==> amber <==
==> flow/design.v <==
module processor(
input   clk,
input   rst,
input   inst_valid,
input   [63:0] p_rdata,
output  reg [31:0] p_wdata,
output  reg done
    );
parameter IDLE = 0;
parameter INST = 1;
parameter ADD  = 2;
parameter SUB  = 3;
parameter MUL  = 4;
parameter TRAN = 5;
parameter DET  = 6;
parameter DONE = 7;
reg [2:0] state,n_state;
reg [4:0] inst;
reg  [6:0] A_0,A_1,A_2,A_3,B_0,B_1,B_2,B_3;
always@(posedge clk or posedge rst) begin
    if(rst) begin
        state <= 0;
    end
    else begin
        state <= n_state;
    end
end
always@(*) begin
    case(state)
    IDLE:begin
        n_state =(inst_valid == 1)? INST : IDLE; 
    end
    INST:begin
        case(inst)
            5'b00001:   n_state = ADD;
            5'b00010:   n_state = SUB;
            5'b00100:   n_state = MUL;
            5'b01000:   n_state = TRAN;
            5'b10000:   n_state = DET;
            default:     n_state = IDLE;
        endcase
    end
    ADD:begin
        n_state = DONE;
    end
    SUB:begin
        n_state = DONE;
    end
    MUL:begin
        n_state = DONE;
    end
    TRAN:begin
        n_state = DONE;
    end
    DET:begin
        n_state = DONE;
    end
    DONE:begin
        n_state = IDLE;
    end
    default:begin
        n_state = IDLE;
    end
    endcase
end
always@(posedge clk) begin
    case(state)
    IDLE:begin
         p_wdata <= 0;
         done    <= 0;
         inst <= (inst_valid == 1)? p_rdata[60:56] : 5'd0;
         A_0  <= (inst_valid == 1)? p_rdata[6:0] : 7'd0;
         A_1  <= (inst_valid == 1)? p_rdata[13:7] : 7'd0;
         A_2  <= (inst_valid == 1)? p_rdata[20:14] : 7'd0;
         A_3  <= (inst_valid == 1)? p_rdata[27:21] : 7'd0;
         B_0  <= (inst_valid == 1)? p_rdata[34:28] : 7'd0;
         B_1  <= (inst_valid == 1)? p_rdata[41:35] : 7'd0;
         B_2  <= (inst_valid == 1)? p_rdata[48:42] : 7'd0;
         B_3  <= (inst_valid == 1)? p_rdata[55:49] : 7'd0;
    end
    INST:begin
    end
    ADD:begin
        p_wdata[6:0]   <= A_0 + B_0;
        p_wdata[13:7]  <= A_1 + B_1;
        p_wdata[20:14] <= A_2 + B_2;
        p_wdata[27:21] <= A_3 + B_3;
        p_wdata[31:28] <= 4'd0;
        done <= 1;
    end
    SUB:begin
        p_wdata[6:0]   <= A_0 - B_0;
        p_wdata[13:7]  <= A_1 - B_1;
        p_wdata[20:14] <= A_2 - B_2;
        p_wdata[27:21] <= A_3 - B_3;
        p_wdata[31:28] <= 4'd0;
        done <= 1;
    end
    MUL:begin
        p_wdata[6:0]     <= (A_0 * B_0) + (A_1 * B_2);
        p_wdata[13:7]    <= (A_0 * B_1) + (A_1 * B_3);
        p_wdata[20:14]   <= (A_2 * B_0) + (A_3 * B_2);
        p_wdata[27:21]   <= (A_2 * B_1) + (A_3 * B_3);
        p_wdata[31:28] <= 4'd0;
        done <= 1;
    end
    TRAN:begin
        p_wdata[6:0]     <= A_0;
        p_wdata[13:7]    <= A_2;
        p_wdata[20:14]   <= A_1;
        p_wdata[27:21]   <= A_3; 
        p_wdata[31:28] <= 4'd0;
        done <= 1;
    end
    DET:begin
        p_wdata[6:0]     <= (A_0 * A_3) - (A_1 * A_2);
        p_wdata[31:6] <= 25'd0;
        done <= 1;
    end
    DONE:begin
        done <= 0;
    end
    default:begin
        p_wdata <= 0;
        done    <= 0;
    end
    endcase
end
endmodule
module controller(
input clk,
input rst,
input done,
input  [31:0] p_wdata,
input  [31:0] b_rdata,
output reg [31:0] b_wdata,
output [63:0] p_rdata,
output reg [31:0] addr,
output reg inst_valid,
output reg [3:0] we,
output reg en
    );
parameter bram_base_addr   = 32'h00000000;  
parameter result_base_addr   =  32'h00000000 ; 
parameter RESET_1     = 0;
parameter RESET_2     = 1;
parameter IDLE      = 2;
parameter R_BEGIN_1 = 3;
parameter R_BEGIN_2 = 4;
parameter READ_1    = 5;
parameter READ_2    = 6;
parameter READ_3    = 7;
parameter READ_4    = 8;
parameter WAIT      = 9;
parameter WRITE_1   = 10;
parameter WRITE_2   = 11;
reg [31:0] data1,data2;
reg start;
reg [3:0]  state,n_state;
reg [31:0] counter_r,counter_w;
reg [31:0] count,count_goal;
assign   p_rdata = {data2,data1};
always@(posedge clk or posedge rst) begin
    if(rst) begin
        state <= RESET_1;
    end
    else begin
        state <= n_state;
    end
end
always@(*) begin
    case(state)
        RESET_1:begin
            n_state = RESET_2;
        end
        RESET_2:begin
            n_state = (count == count_goal)? IDLE : RESET_2;
        end
        IDLE:begin
            n_state = (start)? READ_1 : R_BEGIN_1;
        end
        R_BEGIN_1:begin
             n_state = R_BEGIN_2;
        end
        R_BEGIN_2:begin
             n_state = IDLE;
        end
        READ_1:begin
            n_state = READ_2;
        end
        READ_2:begin
            n_state = READ_3;
        end
        READ_3:begin
            n_state = READ_4;
        end
        READ_4:begin
            n_state = WAIT;
        end
        WAIT:begin
            n_state = (done)? WRITE_1 : WAIT;
        end
        WRITE_1:begin
            n_state = WRITE_2;
        end
        WRITE_2:begin
            n_state = IDLE;
        end 
        default: begin
            n_state = IDLE;
        end 
    endcase
end
always@(posedge clk) begin
    case(state)
        RESET_1:begin
            inst_valid <= 0;
            counter_r    <= 32'd4;
            counter_w    <= 32'd40;
            addr       <= 0;
            we         <= 4'h0;
            en         <= 0;
            start      <= 0;
            data1      <= 0;
            data2      <= 0;
            count      <= 0;
            count_goal <=15; 
            b_wdata    <= 0;
        end 
        RESET_2:begin
            en         <= (count == count_goal)? 1:0;
            count      <= (count == count_goal)? 0 : count +1;
        end
        IDLE:begin
            addr <= (start)? bram_base_addr + counter_r : bram_base_addr;
            we   <= 0;
        end
        R_BEGIN_1:begin
             addr <= addr;
        end
        R_BEGIN_2:begin
              start <= (b_rdata[31] == 1)? 1:0;
        end
        READ_1:begin
            addr <= addr;
            counter_r <= counter_r + 32'd4;
        end
        READ_2:begin
            data1  <= b_rdata;
            addr <= bram_base_addr + counter_r;
        end
        READ_3:begin
            addr <= addr;
            counter_r <= counter_r + 32'd4;
        end
        READ_4:begin
            data2  <= b_rdata;
            counter_r <= counter_r + 32'd4;
        end
        WAIT:begin
            inst_valid <= 1;
            b_wdata    <= (done == 1)? p_wdata : 0;
        end
        WRITE_1:begin
            inst_valid <= 0;
            addr <= result_base_addr + counter_w;
            we   <= 4'hf;
        end
        WRITE_2:begin
            counter_w    <= counter_w + 32'd4;
            we   <= 4'hf;
            start <= 0;
        end 
        default: begin
            inst_valid <= 0;
            counter_r    <= 32'd4;
            counter_w    <= 32'd40;
            addr       <= 0;
            we         <= 4'h0;
            en         <= 0;
            start      <= 0;
            data1      <= 0;
            data2      <= 0;
            count      <= 0;
            count_goal <=15; 
            b_wdata    <= 0;
        end 
    endcase
end
endmodule
`timescale 1ns / 1ps
module top(
input clk,
input rst,
input  [31:0] b_rdata,
output [31:0] b_wdata,
output [31:0] addr,
output [3:0] we,
output en,
output rstout
    );
wire inst_valid;
wire [63:0] p_rdata;
wire [31:0] p_wdata;
wire done;
assign rstout = ~rst;
processor po(
        .clk(clk),
        .rst(rstout),
        .inst_valid(inst_valid),
        .p_rdata(p_rdata),
        .p_wdata(p_wdata),
        .done(done)
    );
controller co(
        .clk(clk),
        .rst(rstout),
        .done(done),
        .p_wdata(p_wdata),
        .b_rdata(b_rdata),
        .b_wdata(b_wdata),   
        .p_rdata(p_rdata),
        .addr(addr),
        .inst_valid(inst_valid),
        .we(we),
        .en(en)
    );
endmodule
==> flow/run.sh <==
#!/bin/bash
# the make line also repeats each setting of config.mk as NAME=value (left out here)
make -C /OpenROAD-flow-scripts/flow DESIGN_CONFIG=/design/flow/config.mk WORK_HOME=/design/flow/orfs CLKGATE_MAP_FILE= finish
==> flow/config.mk <==
export PLATFORM = sky130hd
export DESIGN_NAME = top
export DESIGN_NICKNAME = top
export VERILOG_FILES = /design/flow/design.v
export SDC_FILE = /design/flow/constraint.sdc
export NUM_CORES = 4
export LEC_CHECK = 0
export ABC_AREA = 1
export CAP_MARGIN = 0
export CORE_ASPECT_RATIO = 0.5
export CORE_MARGIN = 2
export CORE_UTILIZATION = 72
export CTS_CLUSTER_DIAMETER = 356
export CTS_CLUSTER_SIZE = 10
export HOLD_SLACK_MARGIN = 0.28
export PLACE_DENSITY = 0.38
export SETUP_SLACK_MARGIN = 0.89
export SLEW_MARGIN = 20
==> flow/constraint.sdc <==
create_clock -name core_clock -period 3.05 [get_ports {clk}]
set_input_delay 0.6100 -clock core_clock [delete_from_list [all_inputs] [get_ports {clk}]]
set_output_delay 0.6100 -clock core_clock [all_outputs]
set_load 0.01 [all_outputs]
==> harbor: changes against amber <==
==> flow/config.mk (replaced) <==
export PLATFORM = sky130hd
export DESIGN_NAME = top
export DESIGN_NICKNAME = top
export VERILOG_FILES = /design/flow/design.v
export SDC_FILE = /design/flow/constraint.sdc
export NUM_CORES = 4
export LEC_CHECK = 0
export CAP_MARGIN = 20
export CORE_MARGIN = 2
export CORE_UTILIZATION = 72
export CTS_CLUSTER_DIAMETER = 29
export CTS_CLUSTER_SIZE = 35
export SLEW_MARGIN = 20
==> flow/constraint.sdc (replaced) <==
create_clock -name core_clock -period 4.0 [get_ports {clk}]
set_input_delay 0.8000 -clock core_clock [delete_from_list [all_inputs] [get_ports {clk}]]
set_output_delay 0.8000 -clock core_clock [all_outputs]
set_load 0.01 [all_outputs]
==> results <==
metric                                                                       amber                      harbor
Register-to-register setup slack                                          -2.36 ns                    -1.44 ns
Part of the power in registers                                               51.2%                       43.1%
Outcome                                                 complete, but fails checks  complete, but fails checks
Violated checks                                                       setup timing                setup timing
Power of the clock network                                                 4360 uW                     5180 uW
Number of non-clock inverters                                                  687                         174
Number of fill cells                                                          1307                        1130
Switching pwr                                                              2780 uW                     2440 uW
Fp util                                                                      72.8%                       72.9%
Comb gates                                                                    1761                        1431
DIE WIDTH                                                              262 microns                 180 microns
Register share of the cell area                                              32.1%                       34.7%
Total setup violations reported at the end of the flow                          20                          15
Clock Skew                                                               0.0474 ns                   0.0260 ns
Highest achievable clock rate                                            0.185 GHz                   0.184 GHz
Worst relative slew slack                                                    39.3%                       24.4%
Power and IR drop assume default switching activity.
